## flow/run.sh

```bash
#!/bin/bash
# the make line also repeats each setting of config.mk as NAME=value (left out here)
make -C /OpenROAD-flow-scripts/flow DESIGN_CONFIG=/design/flow/config.mk WORK_HOME=/design/flow/orfs CLKGATE_MAP_FILE= finish
```

## flow/config.mk

```make
export PLATFORM = sky130hd
export DESIGN_NAME = CONNECTED
export DESIGN_NICKNAME = CONNECTED
export VERILOG_FILES = /design/flow/design.v
export SDC_FILE = /design/flow/constraint.sdc
export NUM_CORES = 4
export LEC_CHECK = 0
export ABC_AREA = 0
export CAP_MARGIN = 20
export CORE_ASPECT_RATIO = 0.6
export CORE_MARGIN = 2
export CORE_UTILIZATION = 30
export CTS_CLUSTER_DIAMETER = 182
export GPL_ROUTABILITY_DRIVEN = 0
export MAX_ROUTING_LAYER = met4
export MIN_ROUTING_LAYER = met1
export PLACE_DENSITY_LB_ADDON = 0.02
export SETUP_SLACK_MARGIN = -0.45
export SLEW_MARGIN = 5
```

## flow/constraint.sdc

```tcl
create_clock -name core_clock -period 4.87 [get_ports {clk}]
set_input_delay 0.9740 -clock core_clock [delete_from_list [all_inputs] [get_ports {clk}]]
set_output_delay 0.9740 -clock core_clock [all_outputs]
set_load 0.01 [all_outputs]
```

## flow/design.v

```verilog
module MUX2x1(input Sel, input [31:0] A, B, output [31:0] O);
    assign O = (Sel)? B:A;
endmodule
module MUX3x1(input [1:0] Sel, input [31:0] A, B, C, output [31:0] O);
    assign O = (Sel[1])? C:(Sel[0]? B:A);
endmodule
module ALU(out_sig, zero, a, b, alu_ct);
  output reg [31:0]out_sig;
  output zero;
  input [31:0]a;
  input [31:0]b;
  input [3:0]alu_ct;
  assign zero = (out_sig==0);
  always @ ( alu_ct, a, b) begin
	case ( alu_ct)
	0: out_sig <= a & b;  
	1: out_sig <= a | b;   
	2: out_sig <= a + b;  
	6: out_sig <= a - b;  
	default: out_sig <= 0;  
	endcase
   end
endmodule
module alu_control( ALUCtl, ALUOp, FuncCode);
   input [1:0] ALUOp;
   input [3:0] FuncCode;
   output reg [3:0]ALUCtl;
   always @ (ALUOp, FuncCode) begin
   if (ALUOp==2'b00)  
     ALUCtl <= 2;  
   else if(ALUOp==2'b01) 
       ALUCtl <= 6;  
   else if (ALUOp==2'b10)
      begin
      case(FuncCode)              
	   0: ALUCtl <= 2;  
	   8: ALUCtl <= 6;  
	   7: ALUCtl <= 0;  
	   6: ALUCtl <= 1;  
	   default: ALUCtl <=15;  
       endcase
      end
   else ALUCtl <=15;
   end
endmodule
module IMM_GEN(sign_ex_imm, inst);
   input [31:0]inst;
   output reg [31:0]sign_ex_imm;
   wire [6:0]opcode;
   assign opcode = inst[6:0]; 
   always @ (inst)
   begin
   case (opcode)
	7'd03: sign_ex_imm <= { {20{inst[31]}}, inst[31:20]}; 
	7'd35: sign_ex_imm  <= { {20{inst[31]}}, inst[31:25], inst[11:7]};  
	7'd99: sign_ex_imm  <= { {19{inst[31]}}, inst[31], inst[7],
                                    inst[30:25], inst[11:8], 1'b0}; 
	default: sign_ex_imm <= 32'b0;
   endcase
   end
endmodule
module REGISTER_FILE( input [4:0] Read_Reg1,
                      input [4:0] Read_Reg2,
                      input [4:0] Write_Reg,
                      input [31:0] Write_Data,
                      input Reset,
                      input Clk,
                      input RegWrite,
                      output [31:0] Read_Data1,
                      output [31:0] Read_Data2
                     );
reg [31:0] R [15:0];
integer ind;
assign Read_Data1 = (Read_Reg1[3:0] == 4'd0) ? 32'b0 : R[Read_Reg1[3:0]];
assign Read_Data2 = (Read_Reg2[3:0] == 4'd0) ? 32'b0 : R[Read_Reg2[3:0]];
always @(posedge Clk)
begin
    if (Reset == 1)
    begin
        for (ind = 0; ind < 16; ind = ind + 1)
            if (ind != 14)
                R[ind] <= 32'b0;
            else
                R[ind] <= 32'h1000;
    end
    else if (RegWrite == 1 && Write_Reg[3:0] != 4'd0)       
        R[Write_Reg[3:0]] <= Write_Data;
end
endmodule
module CONTROL(input [6:0] Opcode, input clk, rst, 
    output reg [1:0] PCSource, ALUOp, ALUSrcB, ALUSrcA,
    output reg PCWriteCond, PCWrite, IorD, MemRead, MemWrite,
        Mem2Reg, IRWrite, RegWrite);
    integer Step;
    always@(posedge clk)
    if(rst) begin 
        {PCSource, ALUOp, ALUSrcB,PCWriteCond, PCWrite, IorD, 
            MemRead, MemWrite, Mem2Reg, IRWrite, ALUSrcA, RegWrite} <= 0;
        Step <= 1;
    end
    else begin
        if (Step == 1)
	    begin
                PCSource <= 0;
                ALUOp <= 0;
                ALUSrcA <= 0;
                ALUSrcB <= 1;
                PCWriteCond <= 0;
                PCWrite <= 1;
                IorD <= 0;
                MemRead <= 1;
                MemWrite <= 0;
                Mem2Reg <= 0;
                IRWrite <= 1;
                RegWrite <= 0;
            end
        else if (Step == 2)
	    begin
                ALUSrcA <= 2;
                ALUSrcB <= 2;
                PCWrite <= 0;
                MemRead <= 0;
                IRWrite <= 0;
            end
        else if (Step == 3)
	    casex(Opcode[6:4])
                3'b0?0: begin
                    ALUSrcA <= 1;
                    ALUSrcB <= 2;
                    ALUOp <= 0;
                end
                3'b011: begin
                    ALUSrcA <= 1;
                    ALUSrcB <= 0;
                    ALUOp <= 2;
                end
                3'b110: begin
                    PCSource <= 1;
                    PCWriteCond <= 1;
                    ALUSrcA <= 1;
                    ALUSrcB <= 0;
                    ALUOp <= 1;
                end
            endcase
        else if (Step == 4)
	    begin
            PCWriteCond <= 0;
	    casex(Opcode[6:4])
                3'b000: begin
                    MemRead <= 1;
                    IorD <= 1;
                end
                3'b010: begin
                    MemWrite <= 1;
                    IorD <= 1;
                end
                3'b011: begin
                    RegWrite <= 1;
                    Mem2Reg <= 0;
                end
            endcase
            end
        else if (Step == 5)
	    begin
            MemWrite <= 0;
            RegWrite <= 0;
	    if(Opcode[6:4] == 3'b000) begin
                RegWrite <= 1;
                Mem2Reg <= 1;
            end
            end
        if (Step == 5) Step <= 1;
        else Step <= Step + 1;
    end
endmodule
module CONNECTED
    (
    input clk, rst,
    input [31:0] mem_rdata,
    output [31:0] mem_addr, mem_wdata,
    output mem_we, mem_re
    );
    wire pc_sel, pc_write_cond, pc_write, I_or_D, mem_read, mem_write,
        mem_to_reg, IR_write, reg_write, alu_zero_out, and_or;
    wire [3:0] alu_ctl;
    wire [31:0] read_data1, read_data2, write_data, imm_out_val, alu_input_A,
        alu_input_B, alu_out_signal, read_mem_data, pc_in, mem_address;
    wire [1:0] pc_src, alu_op, alu_src_B, alu_src_A;
    reg [31:0] pc_out, pc_old, instruction, mem_data_reg, A, B, ALUOut;
    MUX2x1 mux_I_or_D(I_or_D, pc_out, ALUOut, mem_address);
    assign mem_addr = mem_address;
    assign mem_wdata = B;
    assign mem_we = mem_write;
    assign mem_re = mem_read;
    assign read_mem_data = mem_rdata;
    MUX2x1 mux_mem_to_reg(mem_to_reg, ALUOut, mem_data_reg, write_data);
    REGISTER_FILE register_file(instruction[19:15], instruction[24:20], instruction[11:7], write_data, 
        rst, clk , reg_write, read_data1, read_data2);
    IMM_GEN imm_gen(imm_out_val, instruction);
    MUX3x1 mux_alu_input_A(alu_src_A, pc_out, A, pc_old, alu_input_A);
    MUX3x1 mux_alu_input_B(alu_src_B, B, 32'h4, imm_out_val, alu_input_B);
    ALU alu(alu_out_signal, alu_zero_out,alu_input_A, alu_input_B, alu_ctl);
    MUX2x1 muxPCSource(pc_src[0], alu_out_signal, ALUOut, pc_in);
    and(and_or, alu_zero_out, pc_write_cond);
    or(pc_sel, and_or, pc_write);
    CONTROL control(instruction[6:0], clk, rst, pc_src, alu_op, alu_src_B, alu_src_A,
        pc_write_cond, pc_write, I_or_D, mem_read, mem_write,
        mem_to_reg, IR_write, reg_write);
    alu_control aluControl(alu_ctl, alu_op, {instruction[30], instruction[14:12]});
    always@(posedge clk)
    if (rst) begin
        pc_out <= 0;
        pc_old <= 0;
        instruction <= 0;
        mem_data_reg <= 0;
        A <= 0;
        B <= 0;
        ALUOut <= 0;
    end
    else begin
        if(pc_sel) pc_out <= pc_in;
        if(IR_write) begin
            instruction <= read_mem_data;
            pc_old <= pc_out;
        end
        mem_data_reg <= read_mem_data;
        A <= read_data1;
        B <= read_data2;
        ALUOut <= alu_out_signal;
    end
endmodule
```

==> Slide: Implementation Results, run 1 <==
Run Summary

Status
  – Status: complete, but fails checks
  – SO Faults: setup timing

Timing
  – Hold Vio Cnt, Final: 0
  – Slew @ Worst Pin: 1050 ps
  – Post-layout period usage: 112%
  – Clock period minus worst slack: 5450 ps
  – Unrepaired setup endpoints after global routing: yes
  – Max-slew violation count: 0
  – # setup viols final: 33
  – Final hold slack: 492 ps
  – Worst setup margin: -576 ps
  – Skew final: 22.4 ps
  – Setup TNS: -15770 ps
  – Slew HR: 29.5%
  – Maximum clock frequency: 184 MHz

Clock network
  – Insertion Delay late pin: 680 ps
  – Clock root buffer: clkbuf_16
  – CTS tree: built
  – Clock transition at path regs: 60 ps
  – Clk sinks: 782
  – Number of H-tree levels: 3
  – Bufs on Longest Clock Path: 3
  – Cts bufs inserted: 84

Pwr
  – P_clk: 6.65 mW
  – Maximum vdd drop: 0.000626 V
  – Flop pwr share: 27.7%
  – Sw Ratio: 39.8%
  – Design Power: 29.5 mW
  – Comb power frac: 49.7%
  – P_sw: 11.7 mW
  – Leakage: 17.3 nW
  – Cell-internal power: 17.7 mW
  – Clock power share: 22.6%
  – Seq. pwr: 8.17 mW
  – Combinational power: 14.6 mW
  – Largest Pwr Group: combinational logic
  – Pwr per Cell Area: 584 mW/mm^2

Setup path
  – Flop2flop setup slack: -580 ps
  – Worst stage delay on the critical path: 500 ps
  – Reg2Reg Depth: 25
  – Reg-to-reg startpoint: instruction[5]
  – Worst setup path endpoint: pc_out[2]
  – Slowest-stage cell, CP: or4b_4
  – Cell count along the critical path: 25
  – Path type of the worst setup path: register to register
  – Crit Reg-Reg Endpoint: pc_out[2]
  – Start point of the critical path: instruction[5]
  – Buf+Inv Stages, Crit Path: 4
  – Family with the most delay on the worst path: AND-OR/OR-AND gates
  – Crit path DRT: 5430 ps
  – Setup crit end kind: register
  – Setup crit start kind: register
  – Worst Path Arrival: 6000 ps
  – Critical path peak fanout: 10

Synthesis
  – Ys flops: 782
  – Syn avg cell area: 11.9 um^2
  – Top cells by area, synth: edfxtp_1 (38%), mux4_2 (18%), dfxtp_1 (13%)
  – Ao+oa area frac: 6.97%
  – Adders+Majority by Area: 1.39%
  – Chip Area, Yosys: 0.0406 mm^2
  – Mapped Area: 0.0406 mm^2
  – Yosys xor share: 1.27%
  – Mux frac, synth: 22.0%
  – Count of library flops with an enable pin: 512
  – Area share, top type: 37.8%
  – Synth warnings: 6
  – Top_reg_cell synth: edfxtp_1
  – Yosys top cell by area: edfxtp_1
  – Register share after synthesis: 51.1%
  – Syn Inst Count: 3413
  – Count of cell types in the netlist: 88
  – FFs w/ async S/R, synth: 0%
  – Main logic family after synthesis: multiplexers
  – Top post-synthesis cells by count: nor2_1 (744), edfxtp_1 (512), mux4_2 (320)
  – Synth Area in Simple Gates: 14.3%
  – Most frequent cell after synthesis: nor2_1
  – Ys cells: 3413

Finish
  – Area grow syn2layout: 24.1%
  – # fillers: 13100
  – Post-Layout Inst Area: 0.0504 mm^2
  – Final core utilization: 37.6%
  – Final nets: 3885
  – Post-Layout Cell Count: 5688

Floorplanning
  – I/O Pins: 100
  – Die footprint: 0.138 mm^2
  – Die X: 479 um
  – Die span in y: 289 um
  – Core Box Area: 0.134 mm^2
  – Std-Cell Rows: 104
  – Pre-Place Util: 30.3%

Hold path
  – Worst Hold Class: register to register
  – Hold path cells: 2
  – WHS Endpoint: pc_old[11]
  – Hold wc startpoint: pc_old[11]

Routing
  – DRC errors left: 0
  – Post-Route WL: 179 mm
  – DR vias: 31400
  – DR pass1 iterations: 7
  – Number of vias per cell: 5.51
  – DR WL/cell: 31.4 um
  – Antenna Violating Nets Remaining: 0
  – DR iter-0 viols: 3603

Global route
  – Total GRT Usage: 26.3%
  – First-pass GRT wire length: 248 mm
  – Largest net degree at the start of global routing: 83
  – Vias in the first global route: 31200
  – Antenna violations before repair: 11
  – Total grt overflow: 0

Placement
  – Post-place setup slack: -1190 ps
  – Port Buffers: 99
  – Dpl cells: 5498
  – Placed instance area: 0.0467 mm^2
  – Dpl hpwl: 117 mm

Flow run
  – Tool Warnings: 33
  – Maximum capacitance violations: 0
## layer usage
metal	vias up	share of wire, %	track usage, %
li1	13500	-	-
met1	16400	48	39.0
met2	1309	43	37.5
met3	186	7.6	4.79
met4	0	1.7	5.20
met5	-	0	-
## area by class of cell
type                    instances  area (um^2)  share of cell area, %
multi-input cells            2359        19500                   38.7
clock inverters                48          450                  0.893
well taps                    1802         2250                   4.47
inverters                      25         93.8                  0.186
repair buffers                560         4960                   9.83
flip-flops and latches        782        20800                   41.3
diodes                          5         12.5                 0.0248
clock buffers                 107         2290                   4.55
## what timing repair did
item                                    4_1_cts  5_1_grt
pin swaps                                    26       31
endpoints found under the setup margin       33       33
gates cloned                                  5        0
resized                                      93       82
setup buffers                                18       14
hold buffers                                  0        0
==> inputs of run 2 (changes only) <==
ABC_AREA = unset   (was 0)
CORE_ASPECT_RATIO = unset   (was 0.6)
CORE_UTILIZATION = 66   (was 30)
CTS_CLUSTER_DIAMETER = 355   (was 182)
GPL_ROUTABILITY_DRIVEN = unset   (was 0)
MAX_ROUTING_LAYER = unset   (was met4)
MIN_ROUTING_LAYER = unset   (was met1)
PLACE_DENSITY_LB_ADDON = unset   (was 0.02)
SETUP_SLACK_MARGIN = -0.29   (was -0.45)
SLEW_MARGIN = 20   (was 5)
clock period = 4.28 ns   (was 4.87 ns; I/O delays follow)
==> run 2 against run 1 <==
Effect of this change: routed wire length is 7.5% lower; cell count is 18% lower; largest power group unchanged; clock power up 12%; critical endpoint is now pc_out[17]; the layout still fails its checks (setup timing); fmax shrank 1.4%; clock skew rose by 53 ps; sequential cell count is the same; final area fell by 1.9%; first-iteration DRC count grew 89%; global-route usage rose by 26 points; sequential power is 14% higher; sequential share of layout area up 0.76 points; worst hold slack got worse by 19 ps.
==> Slide: Implementation Results, run 2 <==
Run Summary

Status
  – Status: complete, but fails checks
  – SO Faults: setup timing

Synthesis
  – Mux frac, synth: 22.0%
  – Chip Area, Yosys: 0.0406 mm^2
  – Register share after synthesis: 51.1%
  – Ys flops: 782
  – FFs w/ async S/R, synth: 0%
  – Synth Area in Simple Gates: 14.3%
  – Syn avg cell area: 11.9 um^2
  – Top_reg_cell synth: edfxtp_1
  – Most frequent cell after synthesis: nor2_1
  – Main logic family after synthesis: multiplexers
  – Ao+oa area frac: 6.97%
  – Adders+Majority by Area: 1.39%
  – Ys cells: 3413
  – Yosys xor share: 1.27%
  – Synth warnings: 6
  – Top post-synthesis cells by count: nor2_1 (744), edfxtp_1 (512), mux4_2 (320)
  – Mapped Area: 0.0406 mm^2
  – Yosys top cell by area: edfxtp_1
  – Syn Inst Count: 3413
  – Count of library flops with an enable pin: 512
  – Top cells by area, synth: edfxtp_1 (38%), mux4_2 (18%), dfxtp_1 (13%)
  – Area share, top type: 37.8%
  – Count of cell types in the netlist: 88

Clock network
  – Insertion Delay late pin: 700 ps
  – Clk sinks: 782
  – Clock transition at path regs: 60 ps
  – Cts bufs inserted: 80
  – CTS tree: built
  – Bufs on Longest Clock Path: 3
  – Clock root buffer: clkbuf_16
  – Number of H-tree levels: 3
  – Hold_buf cts: 0

Timing
  – Worst setup margin: -1240 ps
  – Slew HR: 19.4%
  – Post-layout period usage: 129%
  – Unrepaired setup endpoints after global routing: yes
  – Clock period minus worst slack: 5520 ps
  – Slew @ Worst Pin: 1190 ps
  – Skew final: 75.9 ps
  – # setup viols final: 45
  – Maximum clock frequency: 181 MHz
  – Max-slew violation count: 0
  – Hold Vio Cnt, Final: 0
  – Final hold slack: 474 ps

Setup path
  – Setup crit start kind: register
  – Buf+Inv Stages, Crit Path: 5
  – Family with the most delay on the worst path: AND-OR/OR-AND gates
  – Path type of the worst setup path: register to register
  – Worst stage delay on the critical path: 570 ps
  – Start point of the critical path: instruction[5]
  – Worst Path Arrival: 5990 ps
  – Worst setup path endpoint: pc_out[17]
  – Most frequent CP cell: buf_6
  – Setup crit end kind: register
  – Critical path peak fanout: 8
  – Reg-to-reg startpoint: instruction[5]
  – Crit path DRT: 4750 ps
  – Slowest-stage cell, CP: or4b_4
  – Cell count along the critical path: 25
  – Flop2flop setup slack: -1240 ps
  – Reg2Reg Depth: 25
  – Crit Reg-Reg Endpoint: pc_out[17]

Global route
  – Largest net degree at the start of global routing: 131
  – Total grt overflow: 0
  – Vias in the first global route: 35600
  – First-pass GRT wire length: 236 mm
  – Antenna violations before repair: 15
  – Total GRT Usage: 52.0%

Placement
  – GP Congestion: 0.986
  – Dpl hpwl: 96.5 mm
  – Port Buffers: 99

Pwr
  – Comb power frac: 49.1%
  – Seq. pwr: 9.33 mW
  – Pwr per Cell Area: 668 mW/mm^2
  – Design Power: 33.0 mW
  – Flop pwr share: 28.3%
  – Clock power share: 22.6%
  – Combinational power: 16.2 mW
  – Maximum vdd drop: 0.000795 V
  – Cell-internal power: 20.1 mW
  – P_clk: 7.47 mW
  – Sw Ratio: 39.1%
  – P_sw: 12.9 mW
  – Largest Pwr Group: combinational logic
  – Leakage: 17.4 nW

Finish
  – Area grow syn2layout: 21.8%
  – Final core utilization: 81.7%
  – Final nets: 3892

Hold path
  – Worst Hold Class: register to register
  – Hold path cells: 2
  – WHS Endpoint: control.PCWriteCond
  – Hold wc startpoint: control.PCWriteCond

Routing
  – DR vias: 35500
  – Post-Route WL: 165 mm
  – Number of vias per cell: 7.59
  – Antenna Violating Nets Remaining: 0
  – DR iter-0 viols: 6810
  – DR pass1 iterations: 12
  – DR WL/cell: 35.4 um
  – DRC errors left: 0

Floorplanning
  – Core Box Area: 0.0606 mm^2
  – Std-Cell Rows: 90
  – Die X: 252 um
  – Die footprint: 0.0636 mm^2
  – Die span in y: 252 um
  – Pre-Place Util: 67.1%
  – I/O Pins: 100

Flow run
  – Maximum capacitance violations: 0
  – Tool Warnings: 40
==> run 2: cell type report <==
cell class                      instances  area (um^2)
Timing Repair Buffer                  571         5000
Fill cell                            2955        11100
Clock buffer                          118         2430
Tap cell                              782          978
Antenna cell                            4         10.0
Inverter                               25         93.8
Sequential cell                       782        20800
Clock inverter                         30          347
Multi-Input combinational cell       2359        19800
==> run 2: through the flow <==
step	setup WS [ps]	instance area, um^2	TNS (ps)	cells
floorplan	-737	40900	-23850	3444
global route	-1400	49500	-48190	4668
global placement	-1150	45400	-40420	4483
CTS	-833	48700	-27260	4646
detailed placement	-1230	45400	-41800	4483
finish	-1240	49500	-39470	4671
==> run 2: metal layers <==
| layer | global-route usage [%] | share of wire, % | vias up |
|---|---|---|---|
| li1 | - | - | 13500 |
| met1 | 60.5 | 30 | 16400 |
| met2 | 78.2 | 44 | 4165 |
| met3 | 21.5 | 17 | 1375 |
| met4 | 37.3 | 10 | 18 |
| met5 | 0 | 0.065 | - |
==> run 2: what timing repair did <==
item | in CTS | in global routing
resized | 111 | 116
endpoints found under the setup margin | 40 | 42
pin swaps | 41 | 60
setup buffers | 15 | 24
gates cloned | 2 | 1
==> inputs of run 3 (changes only) <==
CORE_UTILIZATION = 71   (was 66)
CTS_CLUSTER_DIAMETER = unset   (was 355)
CTS_CLUSTER_SIZE = 21   (was unset)
PLACE_DENSITY = 0.6   (was unset)
SETUP_SLACK_MARGIN = 1.42   (was -0.29)
clock period = 5.33 ns   (was 4.28 ns; I/O delays follow)
==> run 3 against run 2 <==
Effect of this change: the run now fails in global routing (5_1_grt); synthesized area did not move; die size shrank 6.9%; synthesized cell count stayed put.
==> Slide: Implementation Results, run 3 <==
Flow Results at a Glance

Status
  – Status: stopped before the end
  – Error: [ERROR GRT-0232] Routing congestion too high. Check the congestion heatmap in the GUI.
  – Failing step: global routing (5_1_grt)

Synthesis
  – Yosys top cell by area: edfxtp_1
  – Ao+oa area frac: 6.97%
  – Chip Area, Yosys: 0.0406 mm^2
  – Mapped Area: 0.0406 mm^2
  – Synth Area in Simple Gates: 14.3%
  – Syn avg cell area: 11.9 um^2
  – Ys flops: 782
  – Most frequent cell after synthesis: nor2_1
  – Yosys xor share: 1.27%
  – Mux frac, synth: 22.0%
  – Adders+Majority by Area: 1.39%
  – Ys cells: 3413
  – Syn Inst Count: 3413
  – Main logic family after synthesis: multiplexers
  – Count of library flops with an enable pin: 512
  – Top cells by area, synth: edfxtp_1 (38%), mux4_2 (18%), dfxtp_1 (13%)
  – Register share after synthesis: 51.1%
  – Synth warnings: 6
  – Area share, top type: 37.8%
  – Count of cell types in the netlist: 88
  – FFs w/ async S/R, synth: 0%
  – Top_reg_cell synth: edfxtp_1
  – Top post-synthesis cells by count: nor2_1 (744), edfxtp_1 (512), mux4_2 (320)

Floorplanning
  – Std-Cell Rows: 87
  – Pre-Place Util: 71.9%
  – Die footprint: 0.0592 mm^2
  – Core Box Area: 0.0565 mm^2
  – Die span in y: 243 um
  – Die X: 243 um
  – I/O Pins: 100

Clock network
  – Clk sinks: 782
  – Clock root buffer: clkbuf_16
  – Bufs on Longest Clock Path: 3
  – Number of H-tree levels: 3
  – Cts bufs inserted: 77

Placement
  – Dpl hpwl: 104 mm
  – Post-place setup slack: -232 ps
  – Port Buffers: 99
  – GP Congestion: 1.00

Global route
  – Total GRT Usage: 87.9%
  – Total grt overflow: 262
-- run 3: timing repair --
item / in CTS
hold buffers: 0
pin swaps: 83
buffers inserted: 41
resized: 265
cloned: 9
setup endpoints to repair: 56
-- run 3: layer usage --
metal  overflow  global-route usage (%)
met5          4                    58.3
met4        115                    87.3
met3         13                    81.2
met2        119                    96.3
met1         11                    88.0
-- run 3: through the flow --
stage / area, um^2 / power [mW] / hold slack, ps / utilization [%] / instances
after floorplan: 40900 / 13.3 / 435 / - / 3444
after global placement: 44100 / 17.5 / 454 / 78.1 / 4312
after detailed placement: 44100 / 17.9 / 468 / 78.1 / 4312
after CTS: 48500 / 26.5 / 480 / 85.8 / 4505
==> inputs of run 4 (changes only) <==
CORE_UTILIZATION = 70   (was 71)
CTS_CLUSTER_SIZE = 37   (was 21)
HOLD_SLACK_MARGIN = -0.09   (was unset)
SETUP_SLACK_MARGIN = 1.38   (was 1.42)
clock period = 5.23 ns   (was 5.33 ns; I/O delays follow)
==> run 4 against run 3 <==
Effect of this change: the run again fails in global routing (5_1_grt); die size grew 1.4%; synthesized cell count did not move; synthesized area is the same.
==> Slide: Implementation Results, run 4 <==
Flow Results at a Glance

Floorplanning
  – Die X: 245 um
  – I/O Pins: 100
  – Pre-Place Util: 70.6%
  – Die footprint: 0.0600 mm^2
  – Die span in y: 245 um
  – Std-Cell Rows: 88
  – Core Box Area: 0.0576 mm^2

Placement
  – Dpl hpwl: 104 mm
  – GP Congestion: 1.02
  – Post-place setup slack: -465 ps
  – Dpl cells: 4353
  – Port Buffers: 99
  – Placed instance area: 0.0444 mm^2

Synthesis
  – Area share, top type: 37.8%
  – Syn Inst Count: 3413
  – Count of cell types in the netlist: 88
  – Adders+Majority by Area: 1.39%
  – Yosys top cell by area: edfxtp_1
  – Top post-synthesis cells by count: nor2_1 (744), edfxtp_1 (512), mux4_2 (320)
  – Top cells by area, synth: edfxtp_1 (38%), mux4_2 (18%), dfxtp_1 (13%)
  – Ys cells: 3413
  – Synth warnings: 6
  – FFs w/ async S/R, synth: 0%
  – Yosys xor share: 1.27%
  – Ys flops: 782
  – Most frequent cell after synthesis: nor2_1
  – Count of library flops with an enable pin: 512
  – Main logic family after synthesis: multiplexers
  – Ao+oa area frac: 6.97%
  – Register share after synthesis: 51.1%
  – Mapped Area: 0.0406 mm^2
  – Chip Area, Yosys: 0.0406 mm^2
  – Synth Area in Simple Gates: 14.3%
  – Mux frac, synth: 22.0%
  – Top_reg_cell synth: edfxtp_1
  – Syn avg cell area: 11.9 um^2

Status
  – Failing step: global routing (5_1_grt)
  – Status: stopped before the end
  – Error: [ERROR GRT-0232] Routing congestion too high. Check the congestion heatmap in the GUI.

Global route
  – Total GRT Usage: 81.6%
  – Total grt overflow: 78

Clock network
  – Hold_buf cts: 0
  – Number of H-tree levels: 3
  – Clk sinks: 782
  – Bufs on Longest Clock Path: 3
  – Clock root buffer: clkbuf_16
  – Cts bufs inserted: 79
-- run 4: repair_timing --
item                       in CTS
pin swaps                     115
resized                       276
gates cloned                    4
setup buffers                  48
setup endpoints to repair      57
-- run 4: metal layers --
metal	track usage [%]	overflow
met3	73.5	2
met2	93.1	29
met4	78.6	45
met1	80.8	2
met5	50.7	0
==> inputs of run 5 (changes only) <==
CORE_UTILIZATION = 72   (was 70)
CTS_CLUSTER_SIZE = 31   (was 37)
HOLD_SLACK_MARGIN = unset   (was -0.09)
PLACE_DENSITY = 0.64   (was 0.6)
SETUP_SLACK_MARGIN = 1.42   (was 1.38)
clock period = 5.55 ns   (was 5.23 ns; I/O delays follow)
==> run 5 against run 4 <==
Effect of this change: the run again fails in global routing (5_1_grt); synthesized area is the same; die size fell by 2.7%; synthesized cell count unchanged.
==> Slide: Implementation Results, run 5 <==
Flow Results at a Glance

Status
  – Status: stopped before the end
  – Failing step: global routing (5_1_grt)
  – Error: [ERROR GRT-0232] Routing congestion too high. Check the congestion heatmap in the GUI.

Floorplanning
  – Std-Cell Rows: 87
  – Die footprint: 0.0583 mm^2
  – Core Box Area: 0.0561 mm^2
  – Die span in y: 242 um
  – I/O Pins: 100
  – Pre-Place Util: 72.5%
  – Die X: 242 um

Placement
  – Post-place setup slack: -117 ps
  – Dpl cells: 4244
  – GP Congestion: 1.03
  – Port Buffers: 99
  – Dpl hpwl: 100 mm

Synthesis
  – Top post-synthesis cells by count: nor2_1 (744), edfxtp_1 (512), mux4_2 (320)
  – Synth warnings: 6
  – Synth Area in Simple Gates: 14.3%
  – Area share, top type: 37.8%
  – Count of cell types in the netlist: 88
  – Top_reg_cell synth: edfxtp_1
  – Ys flops: 782
  – Ao+oa area frac: 6.97%
  – Syn avg cell area: 11.9 um^2
  – Most frequent cell after synthesis: nor2_1
  – Mux frac, synth: 22.0%
  – Top cells by area, synth: edfxtp_1 (38%), mux4_2 (18%), dfxtp_1 (13%)
  – Chip Area, Yosys: 0.0406 mm^2
  – Count of library flops with an enable pin: 512
  – Yosys top cell by area: edfxtp_1
  – Mapped Area: 0.0406 mm^2
  – Ys cells: 3413
  – Main logic family after synthesis: multiplexers
  – Yosys xor share: 1.27%
  – Adders+Majority by Area: 1.39%
  – Syn Inst Count: 3413
  – Register share after synthesis: 51.1%
  – FFs w/ async S/R, synth: 0%

Global route
  – Total GRT Usage: 81.1%
  – Total grt overflow: 100

Clock network
  – Bufs on Longest Clock Path: 3
  – Clk sinks: 782
  – Clock root buffer: clkbuf_16
  – Number of H-tree levels: 3
  – Hold_buf cts: 0
  – Cts bufs inserted: 78
-- run 5: layer usage --
layer / overflow / GRT usage [%]
met1: 0 / 81.0
met3: 1 / 74.3
met2: 49 / 93.4
met4: 49 / 75.7
met5: 1 / 39.8
-- run 5: metrics by stage --
step	cell area, um^2	setup TNS (ps)
after floorplan	40900	0
after global placement	43600	-173
after detailed placement	43600	-1990
after CTS	47500	0
-- run 5: repair_timing --
action                                  CTS
cloned                                   10
pin swaps                                83
resized                                 218
buffers inserted                         41
endpoints found under the setup margin   53
==> inputs of run 6 (changes only) <==
CORE_UTILIZATION = 70   (was 72)
CTS_CLUSTER_SIZE = 37   (was 31)
PLACE_DENSITY = unset   (was 0.64)
SETUP_SLACK_MARGIN = -0.37   (was 1.42)
clock period = 5.23 ns   (was 5.55 ns; I/O delays follow)
==> run 6 against run 5 <==
Effect of this change: the run again fails in global routing (5_1_grt); synthesized cell count stayed put; synthesized area stayed put; die size is 2.8% higher.
==> Slide: Implementation Results, run 6 <==
Flow Results at a Glance

Synthesis
  – Count of library flops with an enable pin: 512
  – Register share after synthesis: 51.1%
  – Syn Inst Count: 3413
  – Ys cells: 3413
  – Count of cell types in the netlist: 88
  – Most frequent cell after synthesis: nor2_1
  – Top_reg_cell synth: edfxtp_1
  – Ao+oa area frac: 6.97%
  – Mapped Area: 0.0406 mm^2
  – Synth Area in Simple Gates: 14.3%
  – Yosys xor share: 1.27%
  – Adders+Majority by Area: 1.39%
  – Syn avg cell area: 11.9 um^2
  – Top post-synthesis cells by count: nor2_1 (744), edfxtp_1 (512), mux4_2 (320)
  – Main logic family after synthesis: multiplexers
  – Yosys top cell by area: edfxtp_1
  – Top cells by area, synth: edfxtp_1 (38%), mux4_2 (18%), dfxtp_1 (13%)
  – Chip Area, Yosys: 0.0406 mm^2
  – Area share, top type: 37.8%
  – Ys flops: 782
  – Mux frac, synth: 22.0%
  – Synth warnings: 6
  – FFs w/ async S/R, synth: 0%

Placement
  – Dpl hpwl: 105 mm
  – Dpl cells: 4374
  – Port Buffers: 99
  – GP Congestion: 1.02

Global route
  – Total GRT Usage: 82.3%
  – Total grt overflow: 50

Floorplanning
  – Die span in y: 245 um
  – Core Box Area: 0.0576 mm^2
  – I/O Pins: 100
  – Std-Cell Rows: 88
  – Pre-Place Util: 70.6%
  – Die footprint: 0.0600 mm^2
  – Die X: 245 um

Clock network
  – Clk sinks: 782
  – Clock root buffer: clkbuf_16
  – Hold_buf cts: 0
  – Number of H-tree levels: 3
  – Bufs on Longest Clock Path: 3
  – Cts bufs inserted: 79

Status
  – Status: stopped before the end
  – Error: [ERROR GRT-0232] Routing congestion too high. Check the congestion heatmap in the GUI.
  – Failing step: global routing (5_1_grt)
## run 6: per-layer routing
metal / GRT usage, % / overflow
met5: 56.7 / 0
met4: 76.6 / 24
met1: 81.9 / 3
met2: 93.4 / 20
met3: 75.3 / 3
## run 6: through the flow
stage / worst slack (ps) / area [um^2] / utilization [%] / power [mW] / setup TNS (ps)
floorplan: -322 / 40800 / - / 13.5 / -9650
global placement: -464 / 44500 / 77.3 / 18.2 / -12060
detailed placement: -562 / 44500 / 77.3 / 18.6 / -15330
CTS: -363 / 47200 / 82.0 / 25.2 / -9980
## run 6: repair_timing
action / CTS
endpoints found under the setup margin: 32
buffers inserted: 4
cloned: 1
endpoints found under the hold margin: 0
pin swaps: 10
resized: 21
==> inputs of run 7 (changes only) <==
CORE_UTILIZATION = 65   (was 70)
CTS_CLUSTER_DIAMETER = 358   (was unset)
CTS_CLUSTER_SIZE = unset   (was 37)
PLACE_DENSITY = 0.6   (was unset)
SETUP_SLACK_MARGIN = -0.29   (was -0.37)
clock period = 3.99 ns   (was 5.23 ns; I/O delays follow)
==> run 7 against run 6 <==
Effect of this change: the layout now fails its checks (setup timing); die size up 7.6%; synthesized cell count unchanged; synthesized area unchanged.
==> Slide: Implementation Results, run 7 <==
Run Summary

Synthesis
  – Ao+oa area frac: 6.97%
  – Syn avg cell area: 11.9 um^2
  – Synth warnings: 6
  – Top post-synthesis cells by count: nor2_1 (744), edfxtp_1 (512), mux4_2 (320)
  – Ys cells: 3413
  – Top_reg_cell synth: edfxtp_1
  – Yosys xor share: 1.27%
  – Chip Area, Yosys: 0.0406 mm^2
  – Area share, top type: 37.8%
  – Register share after synthesis: 51.1%
  – Mapped Area: 0.0406 mm^2
  – Mux frac, synth: 22.0%
  – Most frequent cell after synthesis: nor2_1
  – Adders+Majority by Area: 1.39%
  – Ys flops: 782
  – Main logic family after synthesis: multiplexers
  – Yosys top cell by area: edfxtp_1
  – FFs w/ async S/R, synth: 0%
  – Synth Area in Simple Gates: 14.3%
  – Top cells by area, synth: edfxtp_1 (38%), mux4_2 (18%), dfxtp_1 (13%)
  – Count of cell types in the netlist: 88
  – Syn Inst Count: 3413
  – Count of library flops with an enable pin: 512

Pwr
  – Sw Ratio: 38.9%
  – Seq. pwr: 9.97 mW
  – P_sw: 13.6 mW
  – Cell-internal power: 21.4 mW
  – Maximum vdd drop: 0.000713 V
  – Comb power frac: 49.2%
  – P_clk: 7.81 mW
  – Largest Pwr Group: combinational logic
  – Clock power share: 22.3%
  – Leakage: 17.6 nW
  – Flop pwr share: 28.5%
  – Combinational power: 17.2 mW
  – Pwr per Cell Area: 705 mW/mm^2

Routing
  – DR pass1 iterations: 9
  – DR WL/cell: 34.0 um
  – Number of vias per cell: 7.48
  – DR vias: 35500
  – Antenna Violating Nets Remaining: 0
  – DR iter-0 viols: 6337
  – Post-Route WL: 162 mm
  – DRC errors left: 0

Hold path
  – WHS Endpoint: control.MemWrite
  – Hold path cells: 2
  – Worst Hold Class: register to register
  – Hold wc startpoint: control.MemWrite

Timing
  – Slew @ Worst Pin: 1220 ps
  – Clock period minus worst slack: 5370 ps
  – Hold Vio Cnt, Final: 0
  – Unrepaired setup endpoints after global routing: yes
  – Post-layout period usage: 135%
  – Worst setup margin: -1380 ps
  – Maximum clock frequency: 186 MHz
  – Skew final: 51.2 ps
  – Final hold slack: 475 ps
  – Slew HR: 16.9%
  – Max-slew violation count: 0
  – # setup viols final: 53

Finish
  – Final nets: 3918
  – Area grow syn2layout: 22.1%
  – # fillers: 3164

Setup path
  – Setup crit end kind: register
  – Worst Path Arrival: 5880 ps
  – Critical path peak fanout: 16
  – Reg2Reg Depth: 24
  – Slowest-stage cell, CP: or4b_4
  – Worst stage delay on the critical path: 500 ps
  – Start point of the critical path: instruction[1]
  – Crit Reg-Reg Endpoint: pc_out[26]
  – Flop2flop setup slack: -1380 ps
  – Worst setup path endpoint: pc_out[26]
  – Crit path DRT: 4500 ps
  – Setup crit start kind: register
  – Critical-path cell list: and4bb_2, buf_4, buf_4, a32oi_4, ha_4, nand3_4, buf_6, nor3_4, nor2_1, xor2_1, ha_1, a2111oi_4, o21a_1, o31ai_2, or4b_4, a211oi_4, xnor2_1, a21oi_2, and4_1, nand4_1, buf_6, bufbuf_16, o21ai_2, o311ai_2
  – Family with the most delay on the worst path: AND-OR/OR-AND gates
  – Buf+Inv Stages, Crit Path: 5
  – Reg-to-reg startpoint: instruction[1]
  – Path type of the worst setup path: register to register
  – Cell count along the critical path: 24

Global route
  – Largest net degree at the start of global routing: 170
  – First-pass GRT wire length: 233 mm
  – Total GRT Usage: 50.6%
  – Vias in the first global route: 35200
  – Busiest grt layer: met2
  – GR Util met1: 60.0%
  – Total grt overflow: 0
  – Met2 Track Usage GR: 76.7%
  – Global Route met3 Usage: 19.0%
  – Antenna violations before repair: 12

Clock network
  – Insertion Delay late pin: 680 ps
  – Bufs on Longest Clock Path: 3
  – Cts bufs inserted: 78
  – Clock transition at path regs: 70 ps
  – Clk sinks: 782
  – CTS tree: built
  – Hold_buf cts: 0
  – Number of H-tree levels: 3
  – Clock root buffer: clkbuf_16

Placement
  – Port Buffers: 99
  – GP Congestion: 1.02
  – Dpl hpwl: 98.8 mm
  – Post-place setup slack: -1700 ps

Flow run
  – Maximum capacitance violations: 0
  – Tool Warnings: 40

Status
  – Status: complete, but fails checks
  – SO Faults: setup timing

Floorplanning
  – Core Box Area: 0.0617 mm^2
  – Die footprint: 0.0645 mm^2
  – Die X: 254 um
  – Std-Cell Rows: 91
  – Die span in y: 254 um
  – Pre-Place Util: 65.8%
  – I/O Pins: 100
-- run 7: repair_timing --
action                                  4_1_cts  5_1_grt
gates resized                               142       79
pin swaps                                    53       34
buffers inserted                             20        7
gates cloned                                  4        1
endpoints found under the setup margin       51       50
-- run 7: area by class of cell --
class | instances | area (um^2) | share of cell area, %
Tap cell | 837 | 1050 | 2.11
Sequential cell | 782 | 20800 | 41.9
Antenna cell | 4 | 10.0 | 0.0202
Clock buffer | 106 | 2170 | 4.37
Timing Repair Buffer | 599 | 5210 | 10.5
Multi-Input combinational cell | 2359 | 19800 | 39.9
Clock inverter | 39 | 480 | 0.968
Inverter | 25 | 93.8 | 0.189
-- run 7: through the flow --
step	util (%)	total power [mW]	area, um^2	setup TNS, ps	std cells
2_1_floorplan	-	17.8	40900	-34500	3444
3_3_place_gp	74.2	24.5	45800	-63290	4574
3_5_place_dp	74.2	24.8	45800	-66120	4574
4_1_cts	79.8	33.5	49200	-44060	4741
5_1_grt	80.4	35.9	49600	-56920	4747
6_report	80.4	35.0	49600	-48010	4751
-- run 7: metal layers --
metal / up-vias / wire (um)
met3: 1262 / 25400
met4: 18 / 15400
met5: - / 126
met1: 16700 / 49400
met2: 3978 / 71300
li1: 13600 / -
==> inputs of run 8 (changes only) <==
CORE_UTILIZATION = 36   (was 65)
CTS_CLUSTER_DIAMETER = 256   (was 358)
GPL_ROUTABILITY_DRIVEN = 0   (was unset)
MIN_ROUTING_LAYER = met1   (was unset)
PLACE_DENSITY = unset   (was 0.6)
PLACE_DENSITY_LB_ADDON = 0.29   (was unset)
SETUP_SLACK_MARGIN = 0.89   (was -0.29)
clock period = 5.49 ns   (was 3.99 ns; I/O delays follow)
==> run 8 against run 7 <==
Effect of this change: now clean on timing, DRC and antenna; final area down 2.2%; die size up 79%; critical path depth unchanged; critical path type unchanged; highest routed layer is now met4; routed wire length down 12%.
==> Slide: Implementation Results, run 8 <==
Run Summary

Status
  – Status: finished clean

Synthesis
  – Yosys xor share: 1.27%
  – Syn avg cell area: 11.9 um^2
  – Mux frac, synth: 22.0%
  – Count of cell types in the netlist: 88
  – Most frequent cell after synthesis: nor2_1
  – Register share after synthesis: 51.1%
  – Chip Area, Yosys: 0.0406 mm^2
  – Ys flops: 782
  – Mapped Area: 0.0406 mm^2
  – Top_reg_cell synth: edfxtp_1
  – Adders+Majority by Area: 1.39%
  – Yosys top cell by area: edfxtp_1
  – Top cells by area, synth: edfxtp_1 (38%), mux4_2 (18%), dfxtp_1 (13%)
  – Syn Inst Count: 3413
  – Synth Area in Simple Gates: 14.3%
  – Count of library flops with an enable pin: 512
  – Area share, top type: 37.8%
  – Top post-synthesis cells by count: nor2_1 (744), edfxtp_1 (512), mux4_2 (320)
  – Synth warnings: 6
  – FFs w/ async S/R, synth: 0%
  – Ys cells: 3413
  – Ao+oa area frac: 6.97%
  – Main logic family after synthesis: multiplexers

Setup path
  – Worst Path Arrival: 5610 ps
  – Critical-path cell list: buf_8, or3b_1, a32oi_2, o21a_1, nor2_2, nand3_4, nor4_1, o21ai_1, o21ai_1, a221oi_2, ha_1, a21o_1, a31oi_4, nor3_4, or4b_4, a211oi_4, xnor2_1, a21oi_2, and4_1, nand4_1, buf_6, buf_12, o21ai_2, o311ai_2
  – Worst stage delay on the critical path: 530 ps
  – Most frequent CP cell: o21ai_1
  – Cell count along the critical path: 24
  – Slowest-stage cell, CP: or4b_4
  – Crit Reg-Reg Endpoint: pc_out[17]
  – Crit path DRT: 6000 ps
  – Flop2flop setup slack: 380 ps
  – Buf+Inv Stages, Crit Path: 3
  – Setup crit start kind: register
  – Reg2Reg Depth: 24
  – Family with the most delay on the worst path: AND-OR/OR-AND gates
  – Worst setup path endpoint: pc_out[17]
  – Reg-to-reg startpoint: instruction[5]
  – Critical path peak fanout: 14
  – Setup crit end kind: register
  – Start point of the critical path: instruction[5]
  – Path type of the worst setup path: register to register

Clock network
  – Insertion Delay late pin: 670 ps
  – Clock transition at path regs: 60 ps
  – Clk sinks: 782
  – CTS tree: built
  – Bufs on Longest Clock Path: 3
  – Number of H-tree levels: 3
  – Clock root buffer: clkbuf_16
  – Hold_buf cts: 0
  – Cts bufs inserted: 85

Flow run
  – Maximum capacitance violations: 0
  – Tool Warnings: 43

Global route
  – Vias in the first global route: 29100
  – First-pass GRT wire length: 204 mm
  – Antenna violations before repair: 4
  – Total GRT Usage: 24.0%
  – Total grt overflow: 0
  – Largest net degree at the start of global routing: 152

Timing
  – Setup TNS: 0 ps
  – Slew HR: 17.8%
  – Unrepaired setup endpoints after global routing: yes
  – Clock period minus worst slack: 5110 ps
  – Slew @ Worst Pin: 1230 ps
  – Maximum clock frequency: 196 MHz
  – Hold Vio Cnt, Final: 0
  – # setup viols final: 0
  – Post-layout period usage: 93.0%
  – Skew final: 28.3 ps
  – Max-slew violation count: 0

Pwr
  – Sw Ratio: 38.4%
  – Largest Pwr Group: combinational logic
  – Combinational power: 11.0 mW
  – Clock power share: 24.5%
  – Cell-internal power: 14.9 mW
  – Design Power: 24.1 mW
  – Seq. pwr: 7.24 mW
  – Pwr per Cell Area: 497 mW/mm^2
  – Leakage: 16.3 nW
  – P_sw: 9.27 mW
  – P_clk: 5.91 mW
  – Maximum vdd drop: 0.000568 V
  – Comb power frac: 45.5%
  – Flop pwr share: 30.0%

Hold path
  – Hold wc startpoint: control.ALUOp[2]
  – Worst Hold Class: register to register
  – WHS Endpoint: control.ALUOp[2]
  – Hold path cells: 2

Finish
  – # fillers: 10300
  – Final nets: 3682
  – Area grow syn2layout: 19.4%

Routing
  – DR vias: 30400
  – Number of vias per cell: 5.86
  – DR iter-0 viols: 4259
  – DRC errors left: 0
  – Post-Route WL: 142 mm
  – DR WL/cell: 27.4 um
  – Antenna Violating Nets Remaining: 0
  – DR pass1 iterations: 6

Floorplanning
  – I/O Pins: 100
  – Std-Cell Rows: 123
  – Die footprint: 0.116 mm^2
  – Die X: 340 um
  – Core Box Area: 0.112 mm^2
  – Pre-Place Util: 36.2%
  – Die span in y: 340 um

Placement
  – Port Buffers: 99
  – Dpl hpwl: 86.8 mm
==> run 8: final cells by class <==
cell class	count	area, um^2	area share (%)
flip-flops and latches	782	20800	42.9
multi-input cells	2359	19700	40.6
repair buffers	356	3200	6.60
clock buffers	116	2410	4.97
well taps	1500	1880	3.87
clock inverters	41	430	0.887
inverters	25	93.8	0.193
diodes	1	2.50	0.00516
==> run 8: per-layer routing <==
layer / GRT usage [%] / vias up / wire length (um)
met2: 37.8 / 1772 / 65400
li1: - / 13100 / -
met5: 0 / - / 0
met3: 4.02 / 305 / 13900
met1: 33.2 / 15200 / 56700
met4: 9.17 / 0 / 5650
==> run 8: per-stage QoR <==
step | utilization (%) | setup WS (ps) | hold WS (ps) | cells | area [um^2]
after floorplan | - | 473 | 435 | 3444 | 40900
after global placement | 39.7 | 115 | 472 | 4984 | 44600
after detailed placement | 39.7 | 68.7 | 480 | 4985 | 44600
after CTS | 42.7 | 445 | 493 | 5159 | 47900
after global routing | 43.3 | 156 | 514 | 5179 | 48500
final | 43.3 | 384 | 493 | 5180 | 48500
==> run 8: what timing repair did <==
action,4_1_cts,5_1_grt
gates resized,91,113
buffers inserted,13,20
cloned,4,0
endpoints found under the setup margin,40,43
pin swaps,29,55
==> inputs of run 9 (changes only) <==
CORE_UTILIZATION = 72   (was 36)
CTS_CLUSTER_DIAMETER = unset   (was 256)
CTS_CLUSTER_SIZE = 21   (was unset)
GPL_ROUTABILITY_DRIVEN = unset   (was 0)
MIN_ROUTING_LAYER = unset   (was met1)
PLACE_DENSITY_LB_ADDON = 0.25   (was 0.29)
SETUP_SLACK_MARGIN = unset   (was 0.89)
clock period = 5.36 ns   (was 5.49 ns; I/O delays follow)
==> run 9 against run 8 <==
Effect of this change: the flow now stops in global routing (5_1_grt); synthesized area unchanged; synthesized cell count unchanged; die size is 50% lower.
==> Slide: Implementation Results, run 9 <==
Flow Results at a Glance

Status
  – Status: stopped before the end
  – Failing step: global routing (5_1_grt)
  – Error: [ERROR GRT-0232] Routing congestion too high. Check the congestion heatmap in the GUI.

Synthesis
  – Synth Area in Simple Gates: 14.3%
  – Main logic family after synthesis: multiplexers
  – Top post-synthesis cells by count: nor2_1 (744), edfxtp_1 (512), mux4_2 (320)
  – Count of library flops with an enable pin: 512
  – Syn Inst Count: 3413
  – Synth warnings: 6
  – FFs w/ async S/R, synth: 0%
  – Yosys top cell by area: edfxtp_1
  – Yosys xor share: 1.27%
  – Ys cells: 3413
  – Count of cell types in the netlist: 88
  – Mapped Area: 0.0406 mm^2
  – Syn avg cell area: 11.9 um^2
  – Mux frac, synth: 22.0%
  – Register share after synthesis: 51.1%
  – Chip Area, Yosys: 0.0406 mm^2
  – Adders+Majority by Area: 1.39%
  – Ys flops: 782
  – Area share, top type: 37.8%
  – Most frequent cell after synthesis: nor2_1
  – Top_reg_cell synth: edfxtp_1
  – Top cells by area, synth: edfxtp_1 (38%), mux4_2 (18%), dfxtp_1 (13%)
  – Ao+oa area frac: 6.97%

Placement
  – Post-place setup slack: -226 ps
  – Port Buffers: 99
  – GP Congestion: 1.03
  – Dpl hpwl: 102 mm

Floorplanning
  – Pre-Place Util: 72.5%
  – Std-Cell Rows: 87
  – Die X: 242 um
  – Die footprint: 0.0583 mm^2
  – I/O Pins: 100
  – Die span in y: 242 um
  – Core Box Area: 0.0561 mm^2

Clock network
  – Bufs on Longest Clock Path: 3
  – Clk sinks: 782
  – Cts bufs inserted: 78
  – Hold_buf cts: 0
  – Clock root buffer: clkbuf_16
  – Number of H-tree levels: 3

Global route
  – Total GRT Usage: 81.5%
  – Total grt overflow: 71
## run 9: stage by stage
stage / power (mW) / instances / cell area [um^2] / utilization (%)
floorplan: 13.2 / 3444 / 40800 / -
global placement: 17.3 / 4292 / 43900 / 78.3
detailed placement: 17.6 / 4293 / 44000 / 78.4
CTS: 24.5 / 4448 / 47000 / 83.8
## run 9: metal layers
metal / global-route usage (%) / GRT overflow
met1: 80.8 / 4
met4: 79.9 / 34
met5: 49.6 / 0
met3: 72.6 / 4
met2: 93.0 / 29
## run 9: what timing repair did
action	in CTS
buffers inserted	11
gates cloned	3
pin swaps	17
resized	56
endpoints found under the setup margin	32
==> inputs of run 10 (changes only) <==
CAP_MARGIN = 15   (was 20)
CORE_UTILIZATION = 68   (was 72)
CTS_CLUSTER_SIZE = 37   (was 21)
HOLD_SLACK_MARGIN = 0.29   (was unset)
PLACE_DENSITY_LB_ADDON = unset   (was 0.25)
SETUP_SLACK_MARGIN = -0.37   (was unset)
clock period = 4.8 ns   (was 5.36 ns; I/O delays follow)
==> run 10 against run 9 <==
Effect of this change: the run again fails in global routing (5_1_grt); synthesized area is the same; die size up 5.8%; synthesized cell count unchanged.
==> Slide: Implementation Results, run 10 <==
Flow Results at a Glance

Synthesis
  – Yosys top cell by area: edfxtp_1
  – Synth warnings: 6
  – Area share, top type: 37.8%
  – Mapped Area: 0.0406 mm^2
  – Count of cell types in the netlist: 88
  – Yosys xor share: 1.27%
  – Ao+oa area frac: 6.97%
  – Count of library flops with an enable pin: 512
  – Adders+Majority by Area: 1.39%
  – Ys cells: 3413
  – Most frequent cell after synthesis: nor2_1
  – FFs w/ async S/R, synth: 0%
  – Mux frac, synth: 22.0%
  – Top cells by area, synth: edfxtp_1 (38%), mux4_2 (18%), dfxtp_1 (13%)
  – Syn Inst Count: 3413
  – Ys flops: 782
  – Top_reg_cell synth: edfxtp_1
  – Chip Area, Yosys: 0.0406 mm^2
  – Register share after synthesis: 51.1%
  – Syn avg cell area: 11.9 um^2
  – Main logic family after synthesis: multiplexers
  – Top post-synthesis cells by count: nor2_1 (744), edfxtp_1 (512), mux4_2 (320)
  – Synth Area in Simple Gates: 14.3%

Floorplanning
  – Core Box Area: 0.0590 mm^2
  – I/O Pins: 100
  – Die X: 248 um
  – Std-Cell Rows: 89
  – Die footprint: 0.0617 mm^2
  – Die span in y: 248 um
  – Pre-Place Util: 68.8%

Placement
  – Dpl hpwl: 100 mm
  – Dpl cells: 4434
  – Post-place setup slack: -1090 ps
  – GP Congestion: 0.991
  – Placed instance area: 0.0450 mm^2
  – Port Buffers: 99

Clock network
  – Hold_buf cts: 0
  – Clk sinks: 782
  – Cts bufs inserted: 78
  – Clock root buffer: clkbuf_16
  – Bufs on Longest Clock Path: 3
  – Number of H-tree levels: 3

Status
  – Status: stopped before the end
  – Failing step: global routing (5_1_grt)
-- run 10: repair_timing --
item                                    CTS
gates cloned                              7
pin swaps                                23
endpoints found under the setup margin   33
buffers inserted                         15
resized                                 123
==> inputs of run 11 (changes only) <==
CAP_MARGIN = 20   (was 15)
CORE_ASPECT_RATIO = 0.91   (was unset)
CORE_UTILIZATION = 72   (was 68)
CTS_CLUSTER_SIZE = 25   (was 37)
HOLD_SLACK_MARGIN = unset   (was 0.29)
MAX_ROUTING_LAYER = met4   (was unset)
PLACE_DENSITY = 0.77   (was unset)
SETUP_SLACK_MARGIN = 1.38   (was -0.37)
clock period = 5.34 ns   (was 4.8 ns; I/O delays follow)
==> run 11 against run 10 <==
Effect of this change: the flow again stops in global routing (5_1_grt); synthesized cell count unchanged; die size shrank 5.5%; synthesized area did not move.
==> Slide: Implementation Results, run 11 <==
Flow Results at a Glance

Synthesis
  – Count of cell types in the netlist: 88
  – Mux frac, synth: 22.0%
  – Count of library flops with an enable pin: 512
  – Area share, top type: 37.8%
  – Syn avg cell area: 11.9 um^2
  – Ys cells: 3413
  – Top cells by area, synth: edfxtp_1 (38%), mux4_2 (18%), dfxtp_1 (13%)
  – Adders+Majority by Area: 1.39%
  – Most frequent cell after synthesis: nor2_1
  – Mapped Area: 0.0406 mm^2
  – FFs w/ async S/R, synth: 0%
  – Syn Inst Count: 3413
  – Ys flops: 782
  – Chip Area, Yosys: 0.0406 mm^2
  – Synth Area in Simple Gates: 14.3%
  – Register share after synthesis: 51.1%
  – Top_reg_cell synth: edfxtp_1
  – Synth warnings: 6
  – Top post-synthesis cells by count: nor2_1 (744), edfxtp_1 (512), mux4_2 (320)
  – Main logic family after synthesis: multiplexers
  – Yosys xor share: 1.27%
  – Ao+oa area frac: 6.97%
  – Yosys top cell by area: edfxtp_1

Floorplanning
  – Core Box Area: 0.0561 mm^2
  – Die footprint: 0.0584 mm^2
  – Die span in y: 231 um
  – Die X: 253 um
  – Std-Cell Rows: 83
  – Pre-Place Util: 72.5%
  – I/O Pins: 100

Clock network
  – Clock root buffer: clkbuf_16
  – Bufs on Longest Clock Path: 3
  – Hold_buf cts: 0
  – Clk sinks: 782
  – Cts bufs inserted: 79
  – Number of H-tree levels: 3

Placement
  – Dpl hpwl: 94.2 mm
  – Port Buffers: 99
  – GP Congestion: 1.00

Status
  – Status: stopped before the end
  – Failing step: global routing (5_1_grt)
  – Error: [ERROR GRT-0232] Routing congestion too high. Check the congestion heatmap in the GUI.

Global route
  – Total grt overflow: 1
  – Total GRT Usage: 77.7%
run 11: through the flow:
stage	setup TNS [ps]	worst slack [ps]	cells	cell area, um^2
3_3_place_gp	-1630	-92.8	4262	44000
3_5_place_dp	-4770	-220	4264	44000
4_1_cts	0	68.8	4442	47600
2_1_floorplan	0	323	3444	40900
run 11: per-layer routing:
layer,track usage [%],GRT overflow
met2,89.3,0
met5,-,-
met1,78.8,1
met4,73.7,0
met3,63.6,0
run 11: timing repair:
action                                  4_1_cts
buffers inserted                             29
endpoints found under the setup margin       54
resized                                     163
pin swaps                                    87
gates cloned                                  5
==> inputs of run 12 (changes only) <==
CELL_PAD_IN_SITES_GLOBAL_PLACEMENT = 1   (was unset)
CORE_ASPECT_RATIO = unset   (was 0.91)
CORE_MARGIN = 9   (was 2)
CORE_UTILIZATION = 31   (was 72)
CTS_CLUSTER_SIZE = unset   (was 25)
GPL_TIMING_DRIVEN = 1   (was unset)
HOLD_SLACK_MARGIN = -0.1   (was unset)
MAX_ROUTING_LAYER = met5   (was met4)
PLACE_DENSITY = unset   (was 0.77)
PLACE_DENSITY_LB_ADDON = 0.22   (was unset)
SETUP_SLACK_MARGIN = -0.33   (was 1.38)
clock period = 4.09 ns   (was 5.34 ns; I/O delays follow)
==> run 12 against run 11 <==
Effect of this change: the layout now fails its checks (setup timing); synthesized cell count did not move; die size rose by 150%; synthesized area did not move.
==> Slide: Implementation Results, run 12 <==
Run Summary

Setup path
  – Worst setup path endpoint: pc_out[2]
  – Cell count along the critical path: 26
  – Most frequent CP cell: buf_6
  – Worst stage delay on the critical path: 530 ps
  – Critical path peak fanout: 9
  – Setup crit end kind: register
  – Start point of the critical path: instruction[5]
  – Crit Reg-Reg Endpoint: pc_out[2]
  – Family with the most delay on the worst path: simple AND/OR/NAND/NOR gates
  – Buf+Inv Stages, Crit Path: 5
  – Crit path DRT: 4650 ps
  – Worst Path Arrival: 5750 ps
  – Setup crit start kind: register
  – Slowest-stage cell, CP: or4b_4
  – Reg-to-reg startpoint: instruction[5]
  – Reg2Reg Depth: 26
  – Path type of the worst setup path: register to register
  – Flop2flop setup slack: -1110 ps

Synthesis
  – Yosys xor share: 1.27%
  – Main logic family after synthesis: multiplexers
  – Syn Inst Count: 3413
  – FFs w/ async S/R, synth: 0%
  – Most frequent cell after synthesis: nor2_1
  – Chip Area, Yosys: 0.0406 mm^2
  – Count of cell types in the netlist: 88
  – Top cells by area, synth: edfxtp_1 (38%), mux4_2 (18%), dfxtp_1 (13%)
  – Syn avg cell area: 11.9 um^2
  – Ys cells: 3413
  – Synth warnings: 6
  – Yosys top cell by area: edfxtp_1
  – Synth Area in Simple Gates: 14.3%
  – Adders+Majority by Area: 1.39%
  – Top_reg_cell synth: edfxtp_1
  – Top post-synthesis cells by count: nor2_1 (744), edfxtp_1 (512), mux4_2 (320)
  – Area share, top type: 37.8%
  – Ao+oa area frac: 6.97%
  – Register share after synthesis: 51.1%
  – Count of library flops with an enable pin: 512
  – Mapped Area: 0.0406 mm^2
  – Mux frac, synth: 22.0%
  – Ys flops: 782

Pwr
  – Maximum vdd drop: 0.000767 V
  – Pwr per Cell Area: 687 mW/mm^2
  – Clock power share: 24.0%
  – P_clk: 8.34 mW
  – P_sw: 13.2 mW
  – Flop pwr share: 27.8%
  – Sw Ratio: 38.0%
  – Largest Pwr Group: combinational logic
  – Combinational power: 16.8 mW
  – Comb power frac: 48.2%
  – Cell-internal power: 21.5 mW
  – Seq. pwr: 9.68 mW
  – Leakage: 17.5 nW

Global route
  – Largest net degree at the start of global routing: 115
  – Total GRT Usage: 20.9%
  – First-pass GRT wire length: 223 mm
  – Total grt overflow: 0
  – Antenna violations before repair: 6
  – Vias in the first global route: 30100

Floorplanning
  – Core Box Area: 0.130 mm^2
  – Die X: 380 um
  – Std-Cell Rows: 132
  – Die span in y: 380 um
  – Pre-Place Util: 31.3%
  – Die footprint: 0.144 mm^2
  – I/O Pins: 100

Finish
  – Final nets: 3918
  – Final core utilization: 39.0%
  – Area grow syn2layout: 24.6%
  – Post-Layout Inst Area: 0.0506 mm^2

Timing
  – Clock period minus worst slack: 5200 ps
  – Skew final: 32.0 ps
  – Maximum clock frequency: 192 MHz
  – Worst setup margin: -1110 ps
  – Hold Vio Cnt, Final: 0
  – Slew HR: 28.0%
  – # setup viols final: 49
  – Post-layout period usage: 127%
  – Setup TNS: -38790 ps
  – Slew @ Worst Pin: 1060 ps
  – Unrepaired setup endpoints after global routing: yes
  – Max-slew violation count: 0

Routing
  – Number of vias per cell: 5.38
  – DRC errors left: 0
  – DR WL/cell: 27.6 um
  – DR iter-0 viols: 2920
  – DR vias: 30500
  – Antenna Violating Nets Remaining: 0
  – DR pass1 iterations: 5
  – Post-Route WL: 156 mm

Placement
  – Dpl hpwl: 104 mm
  – Port Buffers: 99
  – Placed instance area: 0.0468 mm^2
  – GP Congestion: 0.881

Clock network
  – Cts bufs inserted: 92
  – Hold_buf cts: 0
  – CTS tree: built
  – Bufs on Longest Clock Path: 3
  – Clock transition at path regs: 60 ps
  – Clk sinks: 782
  – Number of H-tree levels: 3
  – Clock root buffer: clkbuf_16
  – Insertion Delay late pin: 700 ps

Hold path
  – Hold wc startpoint: rst
  – Hold path cells: 2
  – Worst Hold Class: input pin to register
  – WHS Endpoint: instruction[1]

Status
  – Status: complete, but fails checks
  – SO Faults: setup timing

Flow run
  – Maximum capacitance violations: 0
  – Tool Warnings: 37
-- run 12: final cells by class --
type | count | area, um^2
fill | 12600 | 79200
sequential | 782 | 20800
multi-input combinational | 2359 | 19500
timing repair buffer | 585 | 4990
clock buffer | 136 | 2600
tap | 1742 | 2180
clock inverter | 36 | 399
inverter | 25 | 93.8
antenna | 1 | 2.50
-- run 12: routing by layer --
metal / vias up / share of wire, % / wire length [um] / track usage [%]
met1: 15600 / 42 / 66200 / 28.1
li1: 13600 / - / - / -
met5: - / 0 / 0 / 0
met3: 247 / 7.2 / 11200 / 4.17
met4: 0 / 3.0 / 4750 / 6.75
met2: 1105 / 47 / 73900 / 33.9
-- run 12: what timing repair did --
| item | CTS | global route |
|---|---|---|
| buffers inserted | 10 | 12 |
| pin swaps | 28 | 33 |
| resized | 85 | 81 |
| setup endpoints to repair | 47 | 48 |
| endpoints found under the hold margin | 0 | 0 |
| gates cloned | 3 | 1 |
-- run 12: stage by stage --
step                power [mW]  worst slack [ps]  cells  hold slack, ps
floorplan                 17.4              -927   3444             435
global placement          25.1             -1360   5471             468
detailed placement        25.0             -1410   5471             474
CTS                       34.1             -1040   5653             375
global route              36.4             -1330   5665             415
finish                    34.8             -1110   5666             426
==> inputs of run 13 (changes only) <==
CELL_PAD_IN_SITES_GLOBAL_PLACEMENT = unset   (was 1)
CORE_MARGIN = 2   (was 9)
CORE_UTILIZATION = 68   (was 31)
CTS_CLUSTER_DIAMETER = 357   (was unset)
CTS_CLUSTER_SIZE = 21   (was unset)
GPL_TIMING_DRIVEN = unset   (was 1)
HOLD_SLACK_MARGIN = unset   (was -0.1)
MAX_ROUTING_LAYER = unset   (was met5)
PLACE_DENSITY = 0.6   (was unset)
PLACE_DENSITY_LB_ADDON = unset   (was 0.22)
SETUP_SLACK_MARGIN = unset   (was -0.33)
clock period = 5.22 ns   (was 4.09 ns; I/O delays follow)
==> run 13 against run 12 <==
Effect of this change: the layout still fails its checks (setup timing); core utilization is 40 points higher; sequential cell count is the same; synthesized area did not move; sequential power fell by about 20%; worst hold slack improved by 74 ps; fmax shrank 2.4%; sequential share of layout area is 3.3 points higher; critical endpoint is now pc_out[18].
==> Slide: Implementation Results, run 13 <==
Run Summary

Status
  – Status: complete, but fails checks
  – SO Faults: setup timing

Synthesis
  – Syn Inst Count: 3413
  – Yosys xor share: 1.27%
  – Most frequent cell after synthesis: nor2_1
  – Ys flops: 782
  – Register share after synthesis: 51.1%
  – Ao+oa area frac: 6.97%
  – Ys cells: 3413
  – Top cells by area, synth: edfxtp_1 (38%), mux4_2 (18%), dfxtp_1 (13%)
  – Syn avg cell area: 11.9 um^2
  – Area share, top type: 37.8%
  – Count of cell types in the netlist: 88
  – Main logic family after synthesis: multiplexers
  – Adders+Majority by Area: 1.39%
  – Count of library flops with an enable pin: 512
  – Synth Area in Simple Gates: 14.3%
  – Yosys top cell by area: edfxtp_1
  – Synth warnings: 6
  – Mapped Area: 0.0406 mm^2
  – Mux frac, synth: 22.0%
  – Chip Area, Yosys: 0.0406 mm^2
  – Top_reg_cell synth: edfxtp_1
  – Top post-synthesis cells by count: nor2_1 (744), edfxtp_1 (512), mux4_2 (320)
  – FFs w/ async S/R, synth: 0%

Finish
  – Area grow syn2layout: 15.3%
  – Post-Layout Inst Area: 0.0469 mm^2
  – Final nets: 3749

Pwr
  – Pwr per Cell Area: 514 mW/mm^2
  – Leakage: 16.0 nW
  – Cell-internal power: 14.1 mW
  – Combinational power: 12.6 mW
  – P_clk: 3.81 mW
  – Flop pwr share: 32.1%
  – Clock power share: 15.8%
  – Comb power frac: 52.1%
  – Seq. pwr: 7.72 mW
  – P_sw: 9.94 mW
  – Largest Pwr Group: combinational logic
  – Maximum vdd drop: 0.000463 V
  – Sw Ratio: 41.3%

Global route
  – Antenna violations before repair: 12
  – Total grt overflow: 0
  – Vias in the first global route: 35100
  – First-pass GRT wire length: 231 mm
  – Total GRT Usage: 51.3%
  – Largest net degree at the start of global routing: 186

Clock network
  – CTS tree: built
  – Clock transition at path regs: 90 ps
  – Hold_buf cts: 0
  – Number of H-tree levels: 2
  – Clock root buffer: clkbuf_16
  – Insertion Delay late pin: 670 ps
  – Clk sinks: 782
  – Bufs on Longest Clock Path: 3
  – Cts bufs inserted: 43

Timing
  – Slew HR: 23.2%
  – # setup viols final: 4
  – Clock period minus worst slack: 5330 ps
  – Slew @ Worst Pin: 1150 ps
  – Worst setup margin: -105 ps
  – Post-layout period usage: 102%
  – Max-slew violation count: 0
  – Skew final: 62.4 ps
  – Setup TNS: -201 ps
  – Maximum clock frequency: 188 MHz
  – Unrepaired setup endpoints after global routing: yes
  – Hold Vio Cnt, Final: 0

Setup path
  – Crit Reg-Reg Endpoint: pc_out[18]
  – Worst Path Arrival: 5820 ps
  – Flop2flop setup slack: -110 ps
  – Worst stage delay on the critical path: 510 ps
  – Reg2Reg Depth: 26
  – Setup crit start kind: register
  – Buf+Inv Stages, Crit Path: 5
  – Critical path peak fanout: 7
  – Slowest-stage cell, CP: or4b_4
  – Most frequent CP cell: buf_6
  – Path type of the worst setup path: register to register
  – Family with the most delay on the worst path: AND-OR/OR-AND gates
  – Reg-to-reg startpoint: instruction[5]
  – Start point of the critical path: instruction[5]
  – Cell count along the critical path: 26
  – Worst setup path endpoint: pc_out[18]
  – Setup crit end kind: register
  – Crit path DRT: 5720 ps

Placement
  – GP Congestion: 0.983
  – Placed instance area: 0.0445 mm^2
  – Dpl hpwl: 97.2 mm
  – Port Buffers: 99

Floorplanning
  – Die span in y: 248 um
  – Std-Cell Rows: 89
  – Die X: 248 um
  – I/O Pins: 100
  – Core Box Area: 0.0590 mm^2
  – Pre-Place Util: 68.8%
  – Die footprint: 0.0617 mm^2

Routing
  – Antenna Violating Nets Remaining: 0
  – DR WL/cell: 36.4 um
  – DR vias: 35400
  – DR iter-0 viols: 6996
  – DR pass1 iterations: 12
  – Number of vias per cell: 7.89
  – DRC errors left: 0
  – Post-Route WL: 163 mm

Flow run
  – Tool Warnings: 41
  – Maximum capacitance violations: 0

Hold path
  – Hold path cells: 2
  – Hold wc startpoint: control.IorD
  – WHS Endpoint: control.IorD
  – Worst Hold Class: register to register
-- run 13: layer usage --
metal	up-vias	part of all wire [%]	global-route usage, %
met2	4404	42	75.5
met4	14	11	37.2
met1	16300	29	60.3
met5	-	0.12	0.618
li1	13200	-	-
met3	1522	17	22.3
-- run 13: stage by stage --
step	instances	worst slack, ps	hold WS [ps]	total power [mW]	utilization, %
4_1_cts	4455	-35.6	492	22.5	78.0
6_report	4482	-105	500	24.1	79.4
2_1_floorplan	3444	15.3	435	13.5	-
5_1_grt	4477	-301	508	24.6	79.4
3_3_place_gp	4367	-568	460	18.2	75.2
3_5_place_dp	4369	-660	465	18.4	75.3
-- run 13: area by class of cell --
cell class	count	area (um^2)
Sequential cell	782	20800
Multi-Input combinational cell	2359	19700
Fill cell	2982	12200
Timing Repair Buffer	465	4000
Clock buffer	67	1170
Tap cell	773	967
Inverter	25	93.8
Clock inverter	4	65.1
Antenna cell	7	17.5
-- run 13: timing repair --
item | CTS | global route
setup buffers | 13 | 17
gates cloned | 2 | 3
setup endpoints to repair | 33 | 33
gates resized | 80 | 144
pin swaps | 21 | 66
Power is estimated from default activity; no workload was simulated.
